==> willow <==
==> flow/design.v (excerpt) <==
module lascon_top #(
    parameter int LASCON_VARIANT = 0
)(
    input  logic                                clk,
    input  logic                                rst,
    input  logic [2:0]                          mode_i,      
    input  logic [31:0]                         xof_len_i,   
    input  logic                                start_i,     
    input  logic                                abort_i,     
    output logic                                busy_o,      
    output logic                                done_o,      
    output logic                                tag_fail_o,  
    input  logic [63:0]                         s_axis_tdata,   
    input  logic [7:0]                          s_axis_tkeep,   
    input  logic [3:0]                          s_axis_tuser,   
    input  logic                                s_axis_tlast,   
    input  logic                                s_axis_tvalid,  
    output logic                                s_axis_tready,  
    output logic [63:0]                         m_axis_tdata,   
    output logic [7:0]                          m_axis_tkeep,   
    output logic [3:0]                          m_axis_tuser,   
    output logic                                m_axis_tlast,   
    output logic                                m_axis_tvalid,  
    input  logic                                m_axis_tready   
);
Settings: LEC_CHECK=0, ABC_AREA=1, CAP_MARGIN=35, CELL_PAD_IN_SITES_DETAIL_PLACEMENT=2, CELL_PAD_IN_SITES_GLOBAL_PLACEMENT=2, CORE_MARGIN=3, CORE_UTILIZATION=24, CTS_CLUSTER_SIZE=55, GPL_ROUTABILITY_DRIVEN=0, GPL_TIMING_DRIVEN=0, MIN_ROUTING_LAYER=met2, PLACE_DENSITY_LB_ADDON=0.21, SETUP_SLACK_MARGIN=0.38, SLEW_MARGIN=20, TNS_END_PERCENT=20; clock period 3.9 ns.
run.sh (not shown) runs the stock make flow with config.mk's settings and CLKGATE_MAP_FILE=.
==> cedar: changes against willow <==
Settings changed: ABC_AREA 1 to default, CAP_MARGIN 35 to 15, CELL_PAD_IN_SITES_DETAIL_PLACEMENT 2 to default, CORE_ASPECT_RATIO from default to 0.68, CORE_MARGIN 3 to 2, CORE_UTILIZATION 24 to 26, CTS_CLUSTER_SIZE 55 to default, GPL_ROUTABILITY_DRIVEN 0 to default, MIN_ROUTING_LAYER met2 to default, PLACE_DENSITY_LB_ADDON 0.21 to default, SETUP_SLACK_MARGIN 0.38 to default, SLEW_MARGIN 20 to 10, TNS_END_PERCENT 20 to default.
==> flow/constraint.sdc (replaced) <==
create_clock -name core_clock -period 7.0 [get_ports {clk}]
set_input_delay 1.4000 -clock core_clock [delete_from_list [all_inputs] [get_ports {clk}]]
set_output_delay 1.4000 -clock core_clock [all_outputs]
set_load 0.01 [all_outputs]
==> report_table.html <==
<h2>Synthesis and place &amp; route</h2>
<table>
<tr><th>Metric</th><th>Value</th></tr>
<tr><th colspan="2">Yosys</th></tr>
<tr><td>Cell area after synthesis</td><td>0.04924 mm^2</td></tr>
<tr><td>Cell count after synthesis</td><td>5838</td></tr>
<tr><th colspan="2">STA</th></tr>
<tr><td>Setup violation total in the final timing report</td><td>1</td></tr>
<tr><td>Post-layout worst setup margin</td><td>-0.03077 ns</td></tr>
<tr><td>Final count of pins violating max slew</td><td>9</td></tr>
<tr><th colspan="2">Outcome</th></tr>
<tr><td>Status</td><td>failed layout checks</td></tr>
<tr><td>Checks that blocked a clean result</td><td>max-capacitance violations, max-slew violations, negative setup slack</td></tr>
<tr><th colspan="2">Placed design</th></tr>
<tr><td>Placed cell count</td><td>8739</td></tr>
<tr><th colspan="2">Flow run</th></tr>
<tr><td>Max-capacitance violation count</td><td>3</td></tr>
<tr><th colspan="2">GRT</th></tr>
<tr><td>Busiest grt layer</td><td>met1</td></tr>
</table>
Source of the figures above: cedar

==> report_table.html <==
<h3>Flow metrics</h3>
<table>
<tr><th>Metric</th><th>Value</th></tr>
<tr><th colspan="2">GRT</th></tr>
<tr><td>Met3 routing resource usage after global routing</td><td>69.76%</td></tr>
<tr><td>Busiest grt layer</td><td>met3</td></tr>
<tr><th colspan="2">Outcome</th></tr>
<tr><td>Stage reached</td><td>global routing (5_1_grt)</td></tr>
<tr><td>Status</td><td>did not finish</td></tr>
<tr><td>Tool Error</td><td>[ERROR GRT-0116] Global routing finished with congestion. Check the congestion regions in the DRC Viewer.</td></tr>
<tr><th colspan="2">Yosys</th></tr>
<tr><td>Mean Syn Cell Area</td><td>6.786 um^2</td></tr>
<tr><td>Cell count after synthesis</td><td>7274</td></tr>
<tr><td>Syn nets</td><td>7529</td></tr>
<tr><td>Cell area after synthesis</td><td>0.04936 mm^2</td></tr>
<tr><th colspan="2">Clock network</th></tr>
<tr><td>Post-CTS sizing</td><td>1086</td></tr>
<tr><td>CTS max path bufs</td><td>3</td></tr>
<tr><td>H-tree levels</td><td>3</td></tr>
<tr><td>Postcts setup bufs</td><td>135</td></tr>
<tr><td>Number of clock sinks</td><td>532</td></tr>
<tr><th colspan="2">Floorplan</th></tr>
<tr><td>Floorplan die width</td><td>459.5 um</td></tr>
<tr><td>Core box area</td><td>0.2034 mm^2</td></tr>
<tr><th colspan="2">Placed design</th></tr>
<tr><td>Placed cell count</td><td>10330</td></tr>
</table>
Source of the figures above: willow


---

==> 11-23 <==
lascon_top again, from the RTL that the note above started with.
==> flow/config.mk <==
export PLATFORM = sky130hd
export DESIGN_NAME = lascon_top
export DESIGN_NICKNAME = lascon_top
export VERILOG_FILES = /design/flow/design.v
export SDC_FILE = /design/flow/constraint.sdc
export NUM_CORES = 4
export LEC_CHECK = 0
export CAP_MARGIN = 35
export CELL_PAD_IN_SITES_DETAIL_PLACEMENT = 0
export CORE_MARGIN = 2
export CORE_UTILIZATION = 58
export GPL_TIMING_DRIVEN = 1
export SLEW_MARGIN = 20
export TNS_END_PERCENT = 5
==> flow/constraint.sdc <==
create_clock -name core_clock -period 5.44 [get_ports {clk}]
set_input_delay 1.0880 -clock core_clock [delete_from_list [all_inputs] [get_ports {clk}]]
set_output_delay 1.0880 -clock core_clock [all_outputs]
set_load 0.01 [all_outputs]
==> 05-22 (differences from 11-23) <==
--- a/flow/config.mk
+++ b/flow/config.mk
@@ -7,7 +7,7 @@
 export LEC_CHECK = 0
-export CAP_MARGIN = 35
-export CELL_PAD_IN_SITES_DETAIL_PLACEMENT = 0
+export CAP_MARGIN = 20
 export CORE_MARGIN = 2
-export CORE_UTILIZATION = 58
-export GPL_TIMING_DRIVEN = 1
+export CORE_UTILIZATION = 72
+export CTS_CLUSTER_SIZE = 95
+export SETUP_SLACK_MARGIN = 0.3
 export SLEW_MARGIN = 20
==> flow/constraint.sdc (replaced) <==
create_clock -name core_clock -period 4.49 [get_ports {clk}]
set_input_delay 0.8980 -clock core_clock [delete_from_list [all_inputs] [get_ports {clk}]]
set_output_delay 0.8980 -clock core_clock [all_outputs]
set_load 0.01 [all_outputs]
==> 10-10 (differences from 11-23) <==
==> flow/config.mk (replaced) <==
export PLATFORM = sky130hd
export DESIGN_NAME = lascon_top
export DESIGN_NICKNAME = lascon_top
export VERILOG_FILES = /design/flow/design.v
export SDC_FILE = /design/flow/constraint.sdc
export NUM_CORES = 4
export LEC_CHECK = 0
export ABC_AREA = 1
export CAP_MARGIN = 20
export CORE_MARGIN = 2
export CORE_UTILIZATION = 57
export CTS_CLUSTER_SIZE = 94
export SETUP_SLACK_MARGIN = 0.3
export SLEW_MARGIN = 20
==> flow/constraint.sdc (replaced) <==
create_clock -name core_clock -period 3.83 [get_ports {clk}]
set_input_delay 0.7660 -clock core_clock [delete_from_list [all_inputs] [get_ports {clk}]]
set_output_delay 0.7660 -clock core_clock [all_outputs]
set_load 0.01 [all_outputs]
==> results.json <==
{
  "violations": "negative setup slack",
  "status": "failed layout checks",
  "n_antenna_cell": 8,
  "final-setup-viol-count": 25,
  "fin_ws_ps": -108.0,
  "wl_met1_um": 83770,
  "synth_cells": 5838
}
the above is filed under 11-23

==> results.json <==
{
  "ctsHoldBuffers": 0,
  "globalRouteMet1Util_pct": 91.97,
  "stop_stage": "global routing (5_1_grt)",
  "status": "stopped before the end",
  "fp.dieW_um": 265.5,
  "tool.error": "[ERROR GRT-0116] Global routing finished with congestion. Check the congestion regions in the DRC Viewer.",
  "synth_cells": 5838
}
the above is filed under 05-22

==> results.json <==
{
  "status": "failed layout checks",
  "violations": "negative setup slack",
  "crit_slowest_cell": "dfrtp_1",
  "fin_ws_ps": -1238,
  "final-setup-viol-count": 709,
  "grt_util_all_layers_pct": 58.94,
  "n_antenna_cell": 9,
  "wl_met1_um": 87800,
  "synth_cells": 7274
}
the above is filed under 10-10


---

==> build 28 <==
Starting RTL as in the previous note.
make LEC_CHECK=0 CAP_MARGIN=15 CELL_PAD_IN_SITES_DETAIL_PLACEMENT=2 CELL_PAD_IN_SITES_GLOBAL_PLACEMENT=3 CORE_ASPECT_RATIO=0.68 CORE_MARGIN=10 CORE_UTILIZATION=26 CTS_CLUSTER_DIAMETER=332 CTS_CLUSTER_SIZE=36 GPL_TIMING_DRIVEN=1 MAX_ROUTING_LAYER=met4 MIN_ROUTING_LAYER=met2 SETUP_SLACK_MARGIN=-0.44 SLEW_MARGIN=0 finish   # period 7.0 ns
==> build 34: changes against build 28 <==
==> flow/config.mk (replaced) <==
export PLATFORM = sky130hd
export DESIGN_NAME = lascon_top
export DESIGN_NICKNAME = lascon_top
export VERILOG_FILES = /design/flow/design.v
export SDC_FILE = /design/flow/constraint.sdc
export NUM_CORES = 4
export LEC_CHECK = 0
export CAP_MARGIN = 20
export CORE_MARGIN = 2
export CORE_UTILIZATION = 66
export CTS_CLUSTER_SIZE = 50
export SETUP_SLACK_MARGIN = -0.41
export SLEW_MARGIN = 20
==> flow/constraint.sdc (replaced) <==
create_clock -name core_clock -period 5.33 [get_ports {clk}]
set_input_delay 1.0660 -clock core_clock [delete_from_list [all_inputs] [get_ports {clk}]]
set_output_delay 1.0660 -clock core_clock [all_outputs]
set_load 0.01 [all_outputs]
==> build 65: changes against build 28 <==
==> flow/config.mk (replaced) <==
export PLATFORM = sky130hd
export DESIGN_NAME = lascon_top
export DESIGN_NICKNAME = lascon_top
export VERILOG_FILES = /design/flow/design.v
export SDC_FILE = /design/flow/constraint.sdc
export NUM_CORES = 4
export LEC_CHECK = 0
export CAP_MARGIN = 20
export CORE_MARGIN = 2
export CORE_UTILIZATION = 58
export MAX_ROUTING_LAYER = met4
export SETUP_SLACK_MARGIN = 1.24
export SLEW_MARGIN = 20
export TNS_END_PERCENT = 5
==> flow/constraint.sdc (replaced) <==
create_clock -name core_clock -period 5.35 [get_ports {clk}]
set_input_delay 1.0700 -clock core_clock [delete_from_list [all_inputs] [get_ports {clk}]]
set_output_delay 1.0700 -clock core_clock [all_outputs]
set_load 0.01 [all_outputs]
==> build 8: changes against build 28 <==
--- a/flow/config.mk
+++ b/flow/config.mk
@@ -9,5 +9,5 @@
 export CELL_PAD_IN_SITES_DETAIL_PLACEMENT = 2
-export CELL_PAD_IN_SITES_GLOBAL_PLACEMENT = 3
+export CELL_PAD_IN_SITES_GLOBAL_PLACEMENT = 2
 export CORE_ASPECT_RATIO = 0.68
-export CORE_MARGIN = 10
+export CORE_MARGIN = 2
 export CORE_UTILIZATION = 26
@@ -15,6 +15,5 @@
 export CTS_CLUSTER_SIZE = 36
-export GPL_TIMING_DRIVEN = 1
+export GPL_TIMING_DRIVEN = 0
 export MAX_ROUTING_LAYER = met4
 export MIN_ROUTING_LAYER = met2
-export SETUP_SLACK_MARGIN = -0.44
-export SLEW_MARGIN = 0
+export SLEW_MARGIN = 10
==> qor summary <==
quantity	build 65	build 34	build 28	build 8
Syn_nets	6093	6093	6093	6093
Number of buffer cells added on primary ports	199	199	199	195
Die Footprint	87200 um^2	76800 um^2	208000 um^2	193000 um^2
Cell Area, Synth	49200 um^2	49200 um^2	49200 um^2	49200 um^2
Post-Place Cell Area	58100 um^2	58100 um^2	60500 um^2	57900 um^2
Count of placed standard cells including taps	7637	7486	9023	8738
Number of sinks handled by clock tree synthesis	532	532	532	532
Average instance area after synthesis	8.43 um^2	8.43 um^2	8.43 um^2	8.43 um^2
Number of top-level design ports	200	200	200	200
Die boundary height	295 um	277 um	379 um	363 um
HPWL after detailed placement	209000 um	201000 um	321000 um	377000 um
Synthesized instance count	5838	5838	5838	5838
Root buffer selected by CTS	clkbuf_16	clkbuf_16	clkbuf_16	clkbuf_16
RD Place Congestion	1.27	1.34	1.17	1.34
Clock Tree Buf Depth	3	3	3	3
Die width	295 um	277 um	548 um	532 um
Init Core Util	58.7%	66.4%	26.2%	26.2%
Dpl ws	-1.06 ns	-1.05 ns	-0.518 ns	-2.84 ns
Total number of yosys warnings	8	8	8	8
Hold-fix buffers at CTS	0	0	0	0
Quantity of gates resized following cts	582	157	1	437
Core Region	83800 um^2	74200 um^2	188000 um^2	188000 um^2
Number of rows in the core area	106	100	131	131
Status	failed layout checks	did not finish	did not finish	did not finish
Stage where the flow stopped	-	5_1_grt	5_1_grt	5_1_grt
Reasons for failing layout checks	capacitance limit, slew limit, setup timing	-	-	-
H-tree levels	3	2	1	1
Cts bufs inserted	68	61	18	18
Number of post-CTS setup repair buffers	90	24	0	100
